== job 101 ==
## ALU_TOP
module ALU_TOP 
  #(parameter INDATA_WIDTH=16,
              Arithmatic_width=INDATA_WIDTH+INDATA_WIDTH,
              Logic_Width= INDATA_WIDTH,
              Shift_Width=INDATA_WIDTH,
              CMP_Width=3
  )
(
input wire [INDATA_WIDTH-1:0]           A,
input wire [INDATA_WIDTH-1:0]           B,
input wire [3:0]                        ALU_FUN,
input wire                              CLK,
input wire                              RST,
output wire [Arithmatic_width-1:0]      Arith_OUT,
output wire [Logic_Width-1:0]           Logic_OUT,
output wire [Shift_Width-1:0]           Shift_OUT,
output wire [CMP_Width-1:0]             CMP_OUT,
output wire                             Arith_FLAG,
output wire                             Carry_OUT,
output wire                             Logic_FLAG,
output wire                             Shift_FLAG,
output wire                             CMP_FLAG
);
wire                  Arith_enable ;
wire                  Logic_enable ;
wire                  Shift_enable ;
wire                  CMP_enable ;
Decoder mapping_Decoder(
.IN(ALU_FUN[3:2]),
.OUT({Shift_enable,CMP_enable,Logic_enable,Arith_enable})
);
ARITHMATIC_UNIT #(.IN_DATA_WIDTH(INDATA_WIDTH),.OUT_DATA_WIDTH(Arithmatic_width))mapping_Arith
(
.A(A),
.B(B),
.ALU_FUN(ALU_FUN[1:0]),
.Clk(CLK),
.RST(RST),
.Arithmaitc_Enable(Arith_enable),
.Arith_out(Arith_OUT),
.Arith_Flag(Arith_FLAG),
.Carry_out(Carry_OUT)
);
LOGIC_UNIT #(.IN_DATA_WIDTH(INDATA_WIDTH),.OUT_DATA_WIDTH(Logic_Width))mapping_Logic
(
.A(A),
.B(B),
.ALU_FUN(ALU_FUN[1:0]),
.Clk(CLK),
.RST(RST),
.LOGIC_Enable(Logic_enable),
.LOGICAL_out(Logic_OUT),
.LOGICAL_Flag(Logic_FLAG)
);
SHIFT_UNIT  #(.IN_DATA_WIDTH(INDATA_WIDTH),.OUT_DATA_WIDTH(Shift_Width))mapping_Shift
(
.A(A),
.B(B),
.ALU_FUN(ALU_FUN[1:0]),
.Clk(CLK),
.RST(RST),
.SHIFT_Enable(Shift_enable),
.SHIFT_OUT(Shift_OUT),
.SHIFT_FLAG(Shift_FLAG)
);
CMP_UNIT #(.IN_DATA_WIDTH(INDATA_WIDTH),.OUT_DATA_WIDTH(CMP_Width))mapping_Cmp
(
.A(A),
.B(B),
.ALU_FUN(ALU_FUN[1:0]),
.Clk(CLK),
.RST(RST),
.CMP_Enable(CMP_enable),
.CMP_out(CMP_OUT),
.CMP_Flag(CMP_FLAG)
);
endmodule
Size: roughly 5600 cells after synthesis, ~70 flip-flops.
clock: 81.7 ns
lec_check: 0
abc_area: 1
cap_margin: 0
core_margin: 2
core_utilization: 72
cts_cluster_diameter: 232
max_routing_layer: met4
slew_margin: 20
run.sh (not shown) runs the stock make flow with config.mk's settings and CLKGATE_MAP_FILE=.
FAIL job 101 @ detailed placement (3_5_place_dp): tool exited with error
The inputs of job 102 differ from those of job 101 as listed below.
Settings: swapping 0 for 20 in CAP_MARGIN; clearing CTS_CLUSTER_DIAMETER, which used to be 232; swapping 72 for 69 in CORE_UTILIZATION; putting TNS_END_PERCENT at 5 where nothing was set; clearing ABC_AREA, which used to be 1; clearing MAX_ROUTING_LAYER, which used to be met4; swapping 81.7 for 110.0 in the clock period (ns, I/O delays scaled along).
[summary]
- Having completed the whole flow, job 102 delivered a layout that passed the timing, DRC and antenna checks.
- Relative to job 101, the die span in y measured on job 102 has increased slightly.
- Job 101 → job 102: netlist area before placement went down; sequential area share after synthesis rose 0.18 points; area inside the core boundary shows an increase of about 1.7%; number of core rows +about 1.2%.
- Relative to job 101, adder and majority cell fraction of the synthesized area has gone up in job 102.
Changes in job 103 relative to job 102:
Settings: TNS_END_PERCENT removed (was 5); SETUP_SLACK_MARGIN newly set to -2.0; GPL_ROUTABILITY_DRIVEN newly set to 0; CORE_UTILIZATION changed from 69 to 49; CTS_CLUSTER_SIZE newly set to 16.
Notes after the runs:
The post-route worst setup slack of job 103 was inferior to that of job 102. Compared job 102 against job 103; sequential portion of the cell area within noise. Compare job 103 and job 102 | global-route track usage on met2 lower: job 103. Taking job 102 as the reference, in job 103 clock period minus final worst setup slack moved up.
Edits applied to the flow inputs when going from job 103 to job 104:
Settings: CORE_UTILIZATION changed from 49 to 69; SETUP_SLACK_MARGIN removed (was -2.0); CTS_CLUSTER_DIAMETER newly set to 333; TNS_END_PERCENT newly set to 5; CTS_CLUSTER_SIZE removed (was 16); GPL_ROUTABILITY_DRIVEN removed (was 0).
Notes after the runs:
Job 104 leaves more setup margin than job 103.
Where routed wire length is concerned, job 103 is better than job 104.
As far as maximum frequency is concerned, job 104 and job 103 perform about the same.
For job 105, these inputs were changed with respect to job 104:
Settings: TNS_END_PERCENT now 40, was 5; ABC_AREA now 1, previously not set; CORE_UTILIZATION now 24, was 69; CTS_CLUSTER_DIAMETER now 329, was 333; CTS_CLUSTER_SIZE now 99, previously not set.
==> results <==
- Die boundary width, job 104 and job 105: larger value in job 105
- Job 104 → job 105: design area picked up an extra 2.6%, wire length fell 6900 µm.
- Minimum clock period was higher in job 104 than in job 105.


Starting RTL as in the previous note.
clock: 76.4 ns
lec_check: 0
abc_area: 1
cap_margin: 20
core_margin: 2
core_utilization: 58
cts_cluster_diameter: 216
slew_margin: 20
The baseline did not get past 5_1_grt with GRT-0232.
Change:
- ABC_AREA: 1 -> unset
- CORE_UTILIZATION: 58 -> 72
- CTS_CLUSTER_DIAMETER: 216 -> unset
- SETUP_SLACK_MARGIN: unset -> 0.32
- clock period: 76.4 -> 13.9 ns (I/O delays scaled with it)
After rerunning: With this change the flow ended with an error in 3_5_place_dp; die area came out lower by 22%; synthesized area shrinks by 3.5%; synthesized cell count falls by 18%.
Change:
- CORE_UTILIZATION: 72 -> 58
- SETUP_SLACK_MARGIN: 0.32 -> unset
- clock period: 13.9 -> 86.3 ns (I/O delays scaled with it)
Effect: This time the run ran to the end with violations: max-capacitance violations, max-slew violations, negative setup slack; die area is higher by 24%; synthesized cell count does not change; synthesized area does not change.
Change:
- CORE_UTILIZATION: 58 -> 66
- CTS_CLUSTER_DIAMETER: unset -> 216
- clock period: 86.3 -> 75.2 ns (I/O delays scaled with it)
Effect: The new run ended with an error in 4_1_cts; die area decreases by 12%; synthesized cell count does not change; synthesized area is unchanged.
Change:
- CORE_UTILIZATION: 66 -> 40
- CTS_CLUSTER_DIAMETER: 216 -> unset
- clock period: 75.2 -> 107.0 ns (I/O delays scaled with it)
This time the run finished with timing, DRC and antenna clean.
Die size climbs by well over a third.
Synthesized cell count is unchanged.
Area after synthesis is unchanged.


run A:
ALU_TOP again, from the RTL that the note above started with.
==> flow/config.mk <==
export PLATFORM = sky130hd
export DESIGN_NAME = ALU_TOP
export DESIGN_NICKNAME = ALU_TOP
export VERILOG_FILES = /design/flow/design.v
export SDC_FILE = /design/flow/constraint.sdc
export NUM_CORES = 4
export LEC_CHECK = 0
export CAP_MARGIN = 20
export CELL_PAD_IN_SITES_GLOBAL_PLACEMENT = 0
export CORE_MARGIN = 2
export CORE_UTILIZATION = 40
export CTS_CLUSTER_SIZE = 58
export HOLD_SLACK_MARGIN = 0.29
export SLEW_MARGIN = 0
==> flow/constraint.sdc <==
create_clock -name core_clock -period 134.0 [get_ports {CLK}]
set_input_delay 26.8000 -clock core_clock [delete_from_list [all_inputs] [get_ports {CLK}]]
set_output_delay 26.8000 -clock core_clock [all_outputs]
set_load 0.01 [all_outputs]
## Diff of input files: run B against run A
Settings: clearing CTS_CLUSTER_SIZE, which used to be 58; clearing HOLD_SLACK_MARGIN, which used to be 0.29; clearing CELL_PAD_IN_SITES_GLOBAL_PLACEMENT, which used to be 0; swapping 20 for 25 in CAP_MARGIN; swapping 0 for 20 in SLEW_MARGIN; swapping 134.0 for 69.6 in the clock period (ns, I/O delays scaled along).
Run B finished all stages; however, its layout fails the closing checks, the failures being negative setup slack. No stage failed in run A, and the final checks on the layout all came back clean. Note that the post-detailed-placement half-perimeter wirelength recorded for run B amounts to 1.2 times the value seen in run A. Going from run A to run B, worst-case setup slack after placement now smaller; finished layout cell area grew by 43%; first-pass GRT wire length shows an increase of 25%; number of buffers added to fix hold violations after cts closely matched the old numbers; number of antenna violations at the first check in global routing has increased. Routed wire length, run B and run A: smaller value in run A.
Edits applied to the flow inputs when going from run B to run C:
Settings: CAP_MARGIN changed from 25 to 20; CORE_UTILIZATION changed from 40 to 24; TNS_END_PERCENT newly set to 40; the clock period (ns, I/O delays scaled along) changed from 69.6 to 110.0.
Run C was carried through to the last stage, and its layout satisfied the timing, DRC and antenna checks.
The via count of the first global-routing pass in run C was lower than what run B gave.
Re final routed DRC violation total: no difference whatsoever between run B and run C.
From run B to run C the numbers moved as follows: critical path depth has decreased; worst endpoint data arrival time has increased; final worst hold slack has increased; met1 layer usage reported by global route has decreased.
Global-route wire length before repair in run C is 27,000 um lower than in run B
Maximum clock path buffer count: run C vs run B identical
The following lists how run D was set up differently from run C:
Settings: putting CORE_ASPECT_RATIO at 1.16 where nothing was set; swapping 2 for 7 in CORE_MARGIN; clearing TNS_END_PERCENT, which used to be 40; putting CELL_PAD_IN_SITES_DETAIL_PLACEMENT at 1 where nothing was set; swapping 24 for 40 in CORE_UTILIZATION.
Notes after the runs:
- Of run D and run C, it is run D that has the lower pre-CTS setup slack.
- Looking at launching instance or port of the critical path, the A[1] result is from run C; the A[8] one comes from run D.
- Going from run C to run D, wire length the detailed router placed on met1 shrank by a few percent.
- The fmax of run D falls short of that of run C by 0.10 MHz.
- In run D the routed wire length turned out about 9% higher than in run C.
- Total placed instance area sits lower in run D than in run C.
- Run D against run C: area growth from synthesis to layout has decreased, shortest clock period the worst path allows after layout moved up.
- Run D leaves less setup margin than run C.


## run 1
The RTL this note starts from:
==> flow/design.v <==
module Decoder (
input  wire [1:0] IN ,
output reg  [3:0] OUT
);
always @(*)
  begin
  OUT = 4'b0000 ;
    case (IN)
     2'b00 : OUT = 4'b0001 ;
     2'b01 : OUT = 4'b0010 ;          
     2'b10 : OUT = 4'b0100 ;     
     2'b11 : OUT = 4'b1000 ;     
   endcase
 end 
 endmodule
module ARITHMATIC_UNIT
  #(parameter IN_DATA_WIDTH= 16,
              OUT_DATA_WIDTH=16
  )
  (
  input wire      [IN_DATA_WIDTH-1:0]        A,
  input wire      [IN_DATA_WIDTH-1:0]        B,
  input wire      [1:0]                      ALU_FUN,
  input wire                                 Clk,
  input wire                                 RST,
  input wire                                 Arithmaitc_Enable,
  output reg     [OUT_DATA_WIDTH-1:0]       Arith_out,
  output reg                                Arith_Flag,
  output reg                                Carry_out
  );
   reg     [OUT_DATA_WIDTH-1:0]       Arith_out_signal;
   reg     [1:0]                      Arith_Flag_signal;
   wire                              Carry_out_signal;
always@(posedge Clk or negedge RST)
begin
  if(!RST)
    begin
      Arith_out<=0;
      Arith_Flag<=0;
      Carry_out<=0;
    end
  else 
    begin
     Arith_out<=Arith_out_signal;
     Arith_Flag<=Arith_Flag_signal;
     Carry_out<=Carry_out_signal;
    end
end
always@(*)
begin
  Arith_out_signal=16'b0;
  Arith_Flag_signal=1'b0;
  if(Arithmaitc_Enable)
    begin
      case(ALU_FUN)
        2'b00:begin
          Arith_out_signal=A+B;
            Arith_Flag_signal=1'b1;
        end
        2'b01:begin
          Arith_out_signal=A-B;
            Arith_Flag_signal=1'b1;
        end
        2'b10:begin
          Arith_out_signal=A*B;
            Arith_Flag_signal=1'b1;
        end
        2'b11:begin
          Arith_out_signal=(B==0)?32'h0000FFFF:A/B;
            Arith_Flag_signal=1'b1;
        end   
    endcase
    end
    else
      begin
        Arith_out_signal=16'b0;
        Arith_Flag_signal=1'b0;
      end
end
assign  Carry_out_signal= Arith_out_signal[IN_DATA_WIDTH];
endmodule
module LOGIC_UNIT
   #(parameter IN_DATA_WIDTH= 16,
              OUT_DATA_WIDTH=16
  )
  (
  input wire      [IN_DATA_WIDTH-1:0]        A,
  input wire      [IN_DATA_WIDTH-1:0]        B,
  input wire      [1:0]                      ALU_FUN,
  input wire                                 Clk,
  input wire                                 RST,
  input wire                                 LOGIC_Enable,
  output reg     [OUT_DATA_WIDTH-1:0]        LOGICAL_out,
  output reg                                 LOGICAL_Flag
  );
  reg [OUT_DATA_WIDTH-1:0]        LOGICAL_out_signal;
  reg                             LOGICAL_Flag_siganl;
  always@(posedge Clk or negedge RST)
  begin
    if(!RST)
      begin
      LOGICAL_out<=16'b0;
      LOGICAL_Flag<=1'b0;
      end
    else
      begin
      LOGICAL_out<=LOGICAL_out_signal;
      LOGICAL_Flag<=LOGICAL_Flag_siganl;
      end
  end
  always@(*)
  begin
    LOGICAL_Flag_siganl=1'b0;
    LOGICAL_out_signal=16'b0;
    if(LOGIC_Enable)
      begin
        case(ALU_FUN)
           2'b00 : begin
              LOGICAL_out_signal = A & B ;
              LOGICAL_Flag_siganl = 1'b1 ;              
		      end
          2'b01 : begin
              LOGICAL_out_signal = A | B ;
              LOGICAL_Flag_siganl = 1'b1 ;           
		      end
         2'b10 : begin
              LOGICAL_out_signal = ~(A & B) ;
              LOGICAL_Flag_siganl = 1'b1 ;           
		      end
         2'b11 : begin
              LOGICAL_out_signal = ~(A | B) ;
              LOGICAL_Flag_siganl = 1'b1 ;           
		      end
		    endcase
		   end
		   else
		     begin
		        LOGICAL_Flag_siganl=1'b0;
            LOGICAL_out_signal=16'b0;
		       end
		end
		endmodule
module SHIFT_UNIT  
   #(parameter IN_DATA_WIDTH= 16,
              OUT_DATA_WIDTH=16
  )
  (
  input wire      [IN_DATA_WIDTH-1:0]        A,
  input wire      [IN_DATA_WIDTH-1:0]        B,
  input wire      [1:0]                      ALU_FUN,
  input wire                                 Clk,
  input wire                                 RST,
  input wire                                 SHIFT_Enable,
  output reg     [OUT_DATA_WIDTH-1:0]        SHIFT_OUT,
  output reg                                 SHIFT_FLAG
  );
  reg [OUT_DATA_WIDTH-1:0]        SHIFT_OUT_SIGNAL;
  reg                             SHIFT_FLAG_SIGNAL;
  always@(posedge Clk or negedge RST)
  begin
    if(!RST)
      begin
        SHIFT_OUT<=16'b0;
        SHIFT_FLAG<=1'b0;
      end
    else
      begin
      SHIFT_OUT<=SHIFT_OUT_SIGNAL;
      SHIFT_FLAG<=SHIFT_FLAG_SIGNAL;
      end
  end
  always@(*)
  begin 
    SHIFT_OUT_SIGNAL = 1'b0 ;
    SHIFT_FLAG_SIGNAL = 1'b0 ;
	if(SHIFT_Enable)
      case (ALU_FUN)
      2'b00 : begin
              SHIFT_OUT_SIGNAL = A >> 1  ;
              SHIFT_FLAG_SIGNAL = 1'b1 ;              
		      end
      2'b01 : begin
              SHIFT_OUT_SIGNAL = A << 1 ;
              SHIFT_FLAG_SIGNAL = 1'b1 ;           
		      end
      2'b10 : begin
              SHIFT_OUT_SIGNAL = B >> 1 ;
              SHIFT_FLAG_SIGNAL = 1'b1 ;           
		      end
      2'b11 : begin
              SHIFT_OUT_SIGNAL = B << 1 ;
              SHIFT_FLAG_SIGNAL = 1'b1 ;           
		      end
      endcase
	else
	 begin
      SHIFT_OUT_SIGNAL = 1'b0 ;
      SHIFT_FLAG_SIGNAL = 1'b0 ;
     end
 end
 endmodule
module CMP_UNIT 
  #(parameter IN_DATA_WIDTH= 16,
              OUT_DATA_WIDTH=16
  )
    (
  input wire      [IN_DATA_WIDTH-1:0]        A,
  input wire      [IN_DATA_WIDTH-1:0]        B,
  input wire      [1:0]                      ALU_FUN,
  input wire                                 Clk,
  input wire                                 RST,
  input wire                                 CMP_Enable,
  output reg     [OUT_DATA_WIDTH-1:0]        CMP_out,
  output reg                                 CMP_Flag
  );
  reg [OUT_DATA_WIDTH-1:0]        CMP_out_signal;
  reg                             CMP_Flag_siganl;
  always@(posedge Clk or negedge RST)
  begin
    if(!RST)
      begin
        CMP_out<=16'b0;
        CMP_Flag<=1'b0; 
      end
    else
      begin
      CMP_out<=CMP_out_signal;
      CMP_Flag<=CMP_Flag_siganl;
      end
  end
  always@(*)
  begin
    CMP_Flag_siganl=1'b0;
    CMP_out_signal=16'b0;
    if(CMP_Enable)
      begin
        case(ALU_FUN)
           2'b00 : begin
              CMP_out_signal = 16'b0  ;
              CMP_Flag_siganl = 1'b1 ;              
		               end
           2'b01 : begin
              CMP_Flag_siganl = 1'b1 ;  
              if (A==B)
                CMP_out_signal = 16'b1;
              else
                CMP_out_signal = 16'b0;			  
		               end
          2'b10 : begin
              CMP_Flag_siganl = 1'b1 ;  
              if (A>B)
                CMP_out_signal = 16'b10;
              else
                CMP_out_signal = 16'b0;			  
		              end
          2'b11 : begin
              CMP_Flag_siganl = 1'b1 ; 
              if (A<B)
                CMP_out_signal = 16'b11;
              else
                CMP_out_signal = 16'b0;			  
		              end
		         endcase
		     end
		   else
		     begin
		        CMP_Flag_siganl=1'b0;
            CMP_out_signal=16'b0;
		       end
		end
		endmodule
module ALU_TOP 
  #(parameter INDATA_WIDTH=16,
              Arithmatic_width=INDATA_WIDTH+INDATA_WIDTH,
              Logic_Width= INDATA_WIDTH,
              Shift_Width=INDATA_WIDTH,
              CMP_Width=3
  )
(
input wire [INDATA_WIDTH-1:0]           A,
input wire [INDATA_WIDTH-1:0]           B,
input wire [3:0]                        ALU_FUN,
input wire                              CLK,
input wire                              RST,
output wire [Arithmatic_width-1:0]      Arith_OUT,
output wire [Logic_Width-1:0]           Logic_OUT,
output wire [Shift_Width-1:0]           Shift_OUT,
output wire [CMP_Width-1:0]             CMP_OUT,
output wire                             Arith_FLAG,
output wire                             Carry_OUT,
output wire                             Logic_FLAG,
output wire                             Shift_FLAG,
output wire                             CMP_FLAG
);
wire                  Arith_enable ;
wire                  Logic_enable ;
wire                  Shift_enable ;
wire                  CMP_enable ;
Decoder mapping_Decoder(
.IN(ALU_FUN[3:2]),
.OUT({Shift_enable,CMP_enable,Logic_enable,Arith_enable})
);
ARITHMATIC_UNIT #(.IN_DATA_WIDTH(INDATA_WIDTH),.OUT_DATA_WIDTH(Arithmatic_width))mapping_Arith
(
.A(A),
.B(B),
.ALU_FUN(ALU_FUN[1:0]),
.Clk(CLK),
.RST(RST),
.Arithmaitc_Enable(Arith_enable),
.Arith_out(Arith_OUT),
.Arith_Flag(Arith_FLAG),
.Carry_out(Carry_OUT)
);
LOGIC_UNIT #(.IN_DATA_WIDTH(INDATA_WIDTH),.OUT_DATA_WIDTH(Logic_Width))mapping_Logic
(
.A(A),
.B(B),
.ALU_FUN(ALU_FUN[1:0]),
.Clk(CLK),
.RST(RST),
.LOGIC_Enable(Logic_enable),
.LOGICAL_out(Logic_OUT),
.LOGICAL_Flag(Logic_FLAG)
);
SHIFT_UNIT  #(.IN_DATA_WIDTH(INDATA_WIDTH),.OUT_DATA_WIDTH(Shift_Width))mapping_Shift
(
.A(A),
.B(B),
.ALU_FUN(ALU_FUN[1:0]),
.Clk(CLK),
.RST(RST),
.SHIFT_Enable(Shift_enable),
.SHIFT_OUT(Shift_OUT),
.SHIFT_FLAG(Shift_FLAG)
);
CMP_UNIT #(.IN_DATA_WIDTH(INDATA_WIDTH),.OUT_DATA_WIDTH(CMP_Width))mapping_Cmp
(
.A(A),
.B(B),
.ALU_FUN(ALU_FUN[1:0]),
.Clk(CLK),
.RST(RST),
.CMP_Enable(CMP_enable),
.CMP_out(CMP_OUT),
.CMP_Flag(CMP_FLAG)
);
endmodule
clock: 137.0 ns
lec_check: 0
abc_area: 0
cap_margin: 10
cell_pad_in_sites_global_placement: 1
core_aspect_ratio: 1.5
core_margin: 5
core_utilization: 39
cts_cluster_diameter: 92
gpl_routability_driven: 1
gpl_timing_driven: 0
max_routing_layer: met4
min_routing_layer: met2
place_density_lb_addon: 0.22
setup_slack_margin: -2.0
slew_margin: 40
tns_end_percent: 70
[flow] run 1 | stages: complete | final checks: fail | reason: design-rule violations
For run 2, these inputs were changed with respect to run 1:
Settings: CTS_CLUSTER_SIZE now 99, previously not set; MIN_ROUTING_LAYER no longer set, was met2; CAP_MARGIN now 20, was 10; SLEW_MARGIN now 20, was 40; CORE_ASPECT_RATIO no longer set, was 1.5; GPL_ROUTABILITY_DRIVEN no longer set, was 1; CTS_CLUSTER_DIAMETER now 64, was 92; CORE_UTILIZATION now 58, was 39; TNS_END_PERCENT now 40, was 70; GPL_TIMING_DRIVEN no longer set, was 0; MAX_ROUTING_LAYER no longer set, was met4; CORE_MARGIN now 2, was 5; PLACE_DENSITY_LB_ADDON no longer set, was 0.22; ABC_AREA no longer set, was 0; the clock period (ns, I/O delays scaled along) now 110.0, was 137.0.
Findings:
Setup slack in run 2 is 2.62 ns lower than in run 1. The routed via count of run 2 falls short of that of run 1 by about 27%. Comparing run 2 and run 1, die width is lower on run 2. Worst hold slack in run 2 vs run 1: down 5.42 ns. Of run 2 and run 1, the run reporting the higher number of gates on the worst path with buffers counted was run 1. Run 2 finished every stage and its layout cleared the timing, DRC and antenna checks. Relative to run 1, placement-stage worst setup slack has increased by 0.090 ns in run 2. Min final core utilization across run 2 and run 1: run 1. Synthesis-to-finish area growth ended up 2.1 points higher on run 2 than on run 1.
Input changes introduced in run 3 (baseline for comparison: run 2):
Settings: GPL_ROUTABILITY_DRIVEN newly set to 0; TNS_END_PERCENT changed from 40 to 95; SETUP_SLACK_MARGIN removed (was -2.0); CORE_UTILIZATION changed from 58 to 40; CELL_PAD_IN_SITES_DETAIL_PLACEMENT newly set to 1; CORE_ASPECT_RATIO newly set to 1.16; CELL_PAD_IN_SITES_GLOBAL_PLACEMENT removed (was 1); CTS_CLUSTER_SIZE changed from 99 to 82; CTS_CLUSTER_DIAMETER removed (was 64); PLACE_DENSITY_LB_ADDON newly set to 0.15; CORE_MARGIN changed from 2 to 7.
[summary]
Run 3 vs. run 2: yosys stat chip area now sits at about the same level; post-route worst setup slack now sits higher; global-route usage now sits lower; fraction of area in clock buffers and inverters now sits lower. For run 3, the startpoint of the worst setup timing path was A[8], unlike run 2, where it was B[14]. Of run 3 and run 2, the run reporting the higher die span in y was run 3. Looking at initial antenna violation count, run 3 sits 2 higher than run 2 does. On count of multi-input gates, run 3 and run 2 are neck and neck.
## Diff of input files: run 4 against run 3
Settings: CORE_MARGIN changed from 7 to 2; TNS_END_PERCENT removed (was 95); CTS_CLUSTER_SIZE removed (was 82); HOLD_SLACK_MARGIN newly set to 0.29; GPL_ROUTABILITY_DRIVEN removed (was 0); CORE_ASPECT_RATIO removed (was 1.16); PLACE_DENSITY_LB_ADDON removed (was 0.15).
### Flow results
- Net count reported at finish for run 4 is higher than for run 3.
- Run 4 vs run 3 on design area: run 4 is the higher one.
- Run 4 ends up with higher routed wire length than run 3 does.
- Utilization run 3 -> run 4: up
Input changes introduced in run 5 (baseline for comparison: run 4):
Settings: CELL_PAD_IN_SITES_DETAIL_PLACEMENT no longer set, was 1; HOLD_SLACK_MARGIN no longer set, was 0.29.
==> comparison <==
- Between run 5 and run 4, wire length after detailed routing is lower for run 5, run 4 comes in above that.
- Worst hold slack of run 5 is on par with run 4.
- Compared with run 4, run 5 shows a number of fillers in the final layout that is about 19% lower.
- Number of antenna repair diodes was lower in run 4 than in run 5.
- Summary of run 5 over run 4: cell area saw a decrease; met1 usage dropped 1.7 points; final critical-path setup slack picked up an extra 1.93 ns.
